## run 1
==> flow/design.v <==
module ANDarray (regDst, ALUSrc, memToReg, regWrite, memRead, memWrite, branch, ALUOp1, ALUOp2, op);
	input[5:0] op;
	output regDst, ALUSrc, memToReg, regWrite, memRead, memWrite, branch, ALUOp1, ALUOp2;
	wire Rformat, lw, sw, beq;
	assign Rformat = (~op[0]) & (~op[1]) & (~op[2]) & (~op[3]) & (~op[4]) & (~op[5]), lw = (op[0]) & (op[1]) & (~op[2]) & (~op[3]) & (~op[4]) & (op[5]), sw = (op[0]) & (op[1]) & (~op[2]) & (op[3]) & (~op[4]) & (op[5]), beq = (~op[0]) & (~op[1]) & (op[2]) & (~op[3]) & (~op[4]) & (~op[5]);
	assign regDst = Rformat;
	assign ALUSrc = lw | sw;
	assign memToReg =  lw;
	assign regWrite = Rformat | lw;
	assign memRead = lw;
	assign memWrite = sw;
	assign branch = beq;
	assign ALUOp1 = Rformat;
	assign ALUOp2 = beq;
endmodule
module ALUControl(operation, ALUOp, ff);
	input[1:0] ALUOp;
	input [5:0] ff;
	output [2:0] operation;
	wire w0, w1, w2, w3;
	assign w0 = ff[0] | ff[3];
	assign operation[0] = ALUOp[1] & w0;
	assign w1 = ~ff[2];
	assign w2 = ~ALUOp[1];
	assign operation[1] = w2 | w1;
	assign w3 = ff[1] & ALUOp[1];
	assign operation[2] = w3 | ALUOp[0];
endmodule
module ALU32Bit(zero, carryOut, result, a, b, op);
	input [31:0] a, b;
	input [2:0] op;
	output reg [31:0] result;
	output zero, carryOut;
	reg carryOut;
	assign zero = (result == 0) ? 1 : 0;
	always @(a or b or op)
	begin
		carryOut = 1'b0;
		case(op)
			0: result = a & b;
			1: result = a | b;
			2: {carryOut, result[31:0]} = a + b;
			6: {carryOut, result[31:0]} = a - b;
			7: result = a < b ? 1 : 0;
			default: result = 0;
		endcase
	end
endmodule
module ALUUnit(clock, ALUOp, funct, a, b, result, zero, carryOut);
	input clock;
	input [1:0] ALUOp;
	input [5:0] funct;
	input [31:0] a, b;
	output reg [31:0] result;
	output reg zero, carryOut;
	reg [1:0] aluOpQ;
	reg [5:0] functQ;
	reg [31:0] aQ, bQ;
	wire [2:0] operation;
	wire [31:0] aluResult;
	wire aluZero, aluCarry;
	ALUControl ctl(operation, aluOpQ, functQ);
	ALU32Bit alu(aluZero, aluCarry, aluResult, aQ, bQ, operation);
	always @(posedge clock)
	begin
		aluOpQ <= ALUOp;
		functQ <= funct;
		aQ <= a;
		bQ <= b;
		result <= aluResult;
		zero <= aluZero;
		if (operation == 3'd2 || operation == 3'd6)
			carryOut <= aluCarry;
	end
endmodule
Settings: LEC_CHECK=0, ABC_AREA=1, CAP_MARGIN=0, CORE_MARGIN=2, CORE_UTILIZATION=59, GPL_TIMING_DRIVEN=1, MAX_ROUTING_LAYER=met4, PLACE_DENSITY=0.58, SLEW_MARGIN=20, TNS_END_PERCENT=10; clock period 2.83 ns.
run.sh (not shown) runs the stock make flow with config.mk's settings and CLKGATE_MAP_FILE=.
### run 1 -> run 2
diff --git a/flow/config.mk b/flow/config.mk
--- a/flow/config.mk
+++ b/flow/config.mk
@@ -7,6 +7,6 @@
 export LEC_CHECK = 0
-export ABC_AREA = 1
+export ABC_AREA = 0
 export CAP_MARGIN = 0
 export CORE_MARGIN = 2
-export CORE_UTILIZATION = 59
+export CORE_UTILIZATION = 66
 export GPL_TIMING_DRIVEN = 1
@@ -15,2 +15,2 @@
 export SLEW_MARGIN = 20
-export TNS_END_PERCENT = 10
+export TNS_END_PERCENT = 100
[summary]
Run 2 did not finish: a tool error stopped it during 4_1_cts. Diff run 1 -> run 2: horizontal die dimension decreased by about 14% relative to the old numbers, yosys synthesis chip area decreased by 18% relative to the old numbers, arithmetic-cell share of the synthesized area counting full adders, half adders and majority gates increased by 3.2 points relative to the old numbers, area share of and-or/or-and cells after synthesis increased by 22 points relative to the old numbers. [compare] base=run 1 new=run 2: cell area reported after detailed placement shrank by 130 sq um; cell total in the yosys stat output dropped 623; cell count after synthesis now smaller.
## Diff of input files: run 3 against run 2
==> flow/config.mk <==
export PLATFORM = sky130hd
export DESIGN_NAME = ALUUnit
export DESIGN_NICKNAME = ALUUnit
export VERILOG_FILES = /design/flow/design.v
export SDC_FILE = /design/flow/constraint.sdc
export NUM_CORES = 4
export LEC_CHECK = 0
export CAP_MARGIN = 20
export CORE_MARGIN = 2
export CORE_UTILIZATION = 66
export SLEW_MARGIN = 20
==> flow/constraint.sdc <==
create_clock -name core_clock -period 4.36 [get_ports {clock}]
set_input_delay 0.8720 -clock core_clock [delete_from_list [all_inputs] [get_ports {clock}]]
set_output_delay 0.8720 -clock core_clock [all_outputs]
set_load 0.01 [all_outputs]
Results
Between run 2 and run 3, the post-synth tally of flip-flops with integrated enable figures differ only marginally.
Run 3: no failed stages, no open violations at the end
Run 2 → run 3: placement-stage worst setup slack picked up an extra 1.37 ns; portion of the post-synthesis area used by sequential elements neither gained nor lost much; placeable core area neither gained nor lost much; placed wire-length estimate after detailed placement lost 22%.
--- input diff run 3..run 4 ---
diff --git a/flow/config.mk b/flow/config.mk
--- a/flow/config.mk
+++ b/flow/config.mk
@@ -7,5 +7,11 @@
 export LEC_CHECK = 0
+export ABC_AREA = 1
 export CAP_MARGIN = 20
+export CORE_ASPECT_RATIO = 1.12
 export CORE_MARGIN = 2
 export CORE_UTILIZATION = 66
+export CTS_CLUSTER_DIAMETER = 361
+export CTS_CLUSTER_SIZE = 98
+export SETUP_SLACK_MARGIN = 1.08
 export SLEW_MARGIN = 20
+export TNS_END_PERCENT = 5
==> flow/constraint.sdc <==
create_clock -name core_clock -period 3.7 [get_ports {clock}]
set_input_delay 0.7400 -clock core_clock [delete_from_list [all_inputs] [get_ports {clock}]]
set_output_delay 0.7400 -clock core_clock [all_outputs]
set_load 0.01 [all_outputs]
## What came out
- Run 4 vs run 3: core utilization up in run 4
- Diff run 4 and run 3: power density over the cells higher in run 4
- Run 4 vs. run 3: count of placed standard cells including taps climbed 58%; maximum fanout encountered on the critical timing path dropped 3.
- Run 4 vs run 3, worst setup path startpoint: aQ[0] vs bQ[0]

---

Setup of build 92:
// ALUUnit: RTL as listed in full above, without the edits since
Settings: LEC_CHECK=0, CAP_MARGIN=20, CORE_MARGIN=2, CORE_UTILIZATION=45, SETUP_SLACK_MARGIN=0.69, SLEW_MARGIN=20; clock period 2.42 ns.
Build 92 completed end to end; final checks failed (setup timing).
The following lists how build 95 was set up differently from build 92:
# build 92
export LEC_CHECK = 0
export CAP_MARGIN = 20
export CORE_MARGIN = 2
export CORE_UTILIZATION = 45
export SETUP_SLACK_MARGIN = 0.69
export SLEW_MARGIN = 20
create_clock -name core_clock -period 2.42 [get_ports {clock}]
# build 95
export LEC_CHECK = 0
export ABC_AREA = 1
export CAP_MARGIN = 0
export CORE_MARGIN = 2
export CORE_UTILIZATION = 70
export CTS_CLUSTER_DIAMETER = 351
export CTS_CLUSTER_SIZE = 36
export HOLD_SLACK_MARGIN = 0.29
export SETUP_SLACK_MARGIN = 0.05
export SLEW_MARGIN = 20
create_clock -name core_clock -period 2.42 [get_ports {clock}]
Notes after the runs:
From build 92 to build 95 the numbers moved as follows: synthesized chip area reported by yosys up about 22%; vertical die size down about 11%; synthesized cell count up about 70%; starting utilization of the core area up 25 points; overall die width down about 11%.
Looking at adder and majority cell fraction of the synthesized area, build 95 sits 3.2 points lower than build 92 does.
The flow ran to completion for all of build 92 and build 95 but build 95, which stopped partway.
Build 95 never completed, since it errored out during 4_1_cts.
Although it ran to completion, build 92 produced a layout that fails the final checks because of setup timing.
In the tables for build 95 and build 92, cell row count reads lower with build 95.
For build 43, these inputs were changed with respect to build 95:
# build 95
export LEC_CHECK = 0
export ABC_AREA = 1
export CAP_MARGIN = 0
export CORE_MARGIN = 2
export CORE_UTILIZATION = 70
export CTS_CLUSTER_DIAMETER = 351
export CTS_CLUSTER_SIZE = 36
export HOLD_SLACK_MARGIN = 0.29
export SETUP_SLACK_MARGIN = 0.05
export SLEW_MARGIN = 20
create_clock -name core_clock -period 2.42 [get_ports {clock}]
# build 43
export LEC_CHECK = 0
export CAP_MARGIN = 20
export CORE_MARGIN = 2
export CORE_UTILIZATION = 45
export SETUP_SLACK_MARGIN = 0.7
export SLEW_MARGIN = 20
create_clock -name core_clock -period 2.42 [get_ports {clock}]
Post-synthesis cell area is higher on build 95
Of the runs build 43 and build 95, none of them finished clean.
Build 95 did not finish; a tool error ended it in 4_1_cts.
Ran to the end and failed final checks on setup timing: build 43.
For final RePlAce weighted congestion, dividing the value from build 95 by the value from build 43 gives 1.09.
Build 43 vs. build 95: total instance count after detailed placement now sits lower; placed instance area shows a reduction of about 3.3%; cell count in the Yosys report now sits lower.
Post-synthesis chip area from yosys was higher in build 95 than in build 43.

---

// ALUUnit: RTL as listed in full above, without the edits since
==> flow/config.mk <==
export PLATFORM = sky130hd
export DESIGN_NAME = ALUUnit
export DESIGN_NICKNAME = ALUUnit
export VERILOG_FILES = /design/flow/design.v
export SDC_FILE = /design/flow/constraint.sdc
export NUM_CORES = 4
export LEC_CHECK = 0
export ABC_AREA = 1
export CAP_MARGIN = 20
export CORE_MARGIN = 2
export CORE_UTILIZATION = 49
export CTS_CLUSTER_DIAMETER = 378
export CTS_CLUSTER_SIZE = 91
export MAX_ROUTING_LAYER = met4
export PLACE_DENSITY_LB_ADDON = 0.06
export SETUP_SLACK_MARGIN = 0.82
export SLEW_MARGIN = 20
export TNS_END_PERCENT = 5
==> flow/constraint.sdc <==
create_clock -name core_clock -period 5.0 [get_ports {clock}]
set_input_delay 1.0000 -clock core_clock [delete_from_list [all_inputs] [get_ports {clock}]]
set_output_delay 1.0000 -clock core_clock [all_outputs]
set_load 0.01 [all_outputs]
Change:
Settings changed: ABC_AREA 1 to unset, CORE_UTILIZATION 49 to 40, CTS_CLUSTER_DIAMETER 378 to unset, CTS_CLUSTER_SIZE 91 to unset, MAX_ROUTING_LAYER met4 to unset, PLACE_DENSITY_LB_ADDON 0.06 to unset, SETUP_SLACK_MARGIN 0.82 to unset, TNS_END_PERCENT 5 to unset.
Clock period 5.0 ns to 4.36 ns, I/O delays scaled along.
Non-clock buffer count goes up by 22.
Worst setup slack gets worse by 1.5 ns.
Die area stays flat.
Sequential share of layout area went up by 3.2 points.
Wire length went down by 24%.
Change:
Settings changed: CORE_UTILIZATION 40 to 72, CTS_CLUSTER_SIZE set to 14, HOLD_SLACK_MARGIN set to 0.29, MAX_ROUTING_LAYER set to met4, SETUP_SLACK_MARGIN set to 0.32.
Clock period 4.36 ns to 2.73 ns, I/O delays scaled along.
The new run aborted during detailed placement (3_5_place_dp) (DPL-0038).
Die size shrinks by 43%.
Synthesized cell count is unchanged.
Synthesized area does not change.
Change:
Settings changed: ABC_AREA set to 1, CAP_MARGIN 20 to 0, CORE_MARGIN 2 to 7, CTS_CLUSTER_SIZE 14 to unset, GPL_TIMING_DRIVEN set to 1, HOLD_SLACK_MARGIN 0.29 to unset, SETUP_SLACK_MARGIN 0.32 to 0.25, TNS_END_PERCENT set to 10.
Clock period 2.73 ns to 4.69 ns, I/O delays scaled along.
After rerunning:
- Now the flow ran to the end with no violations
- synthesized area rose by 22%
- synthesized cell count rose by 71%
- die size rose by 43%
Change:
Settings changed: ABC_AREA 1 to 0, CORE_ASPECT_RATIO set to 0.5, CORE_UTILIZATION 72 to 48, CTS_CLUSTER_DIAMETER set to 231, CTS_CLUSTER_SIZE set to 98, PLACE_DENSITY_LB_ADDON set to 0.13, SETUP_SLACK_MARGIN 0.25 to unset.
Clock period 4.69 ns to 6.93 ns, I/O delays scaled along.
Result: The changed run passed the timing, DRC and antenna checks. Worst hold slack degrades by 0.039 ns. Cell count decreases by 33%. Combinational power fell by 39%. Setup slack improved by 0.77 ns. Critical path depth went down by 7. Clock skew hardly moves. Die area rises by 21%. Power shrinks by 34%. Clock-buffer cell count shrinks by 2. Wire length shrinks by 15%.
Change:
Settings changed: ABC_AREA 0 to 1, CORE_ASPECT_RATIO 0.5 to unset, CORE_MARGIN 7 to 2, CORE_UTILIZATION 48 to 58, CTS_CLUSTER_DIAMETER 231 to 49, CTS_CLUSTER_SIZE 98 to unset, PLACE_DENSITY set to 0.58, PLACE_DENSITY_LB_ADDON 0.13 to unset.
Clock period 6.93 ns to 2.42 ns, I/O delays scaled along.
Result: This time the run ran to the end with violations: setup timing. Fmax goes up by 59%. Clock skew stays flat. Combinational power goes up to 5.0 times its value. Worst hold slack loses 0.11 ns. Total power goes up to 3.7 times its value. Wire length goes up by 77%. Sequential power goes up to 2.8 times its value. Final area goes up by 49%. Global-route usage goes up by 18 points. Register-to-register slack loses 2.8 ns.
Power figures rest on the tool's default switching activity, not on a simulated workload.
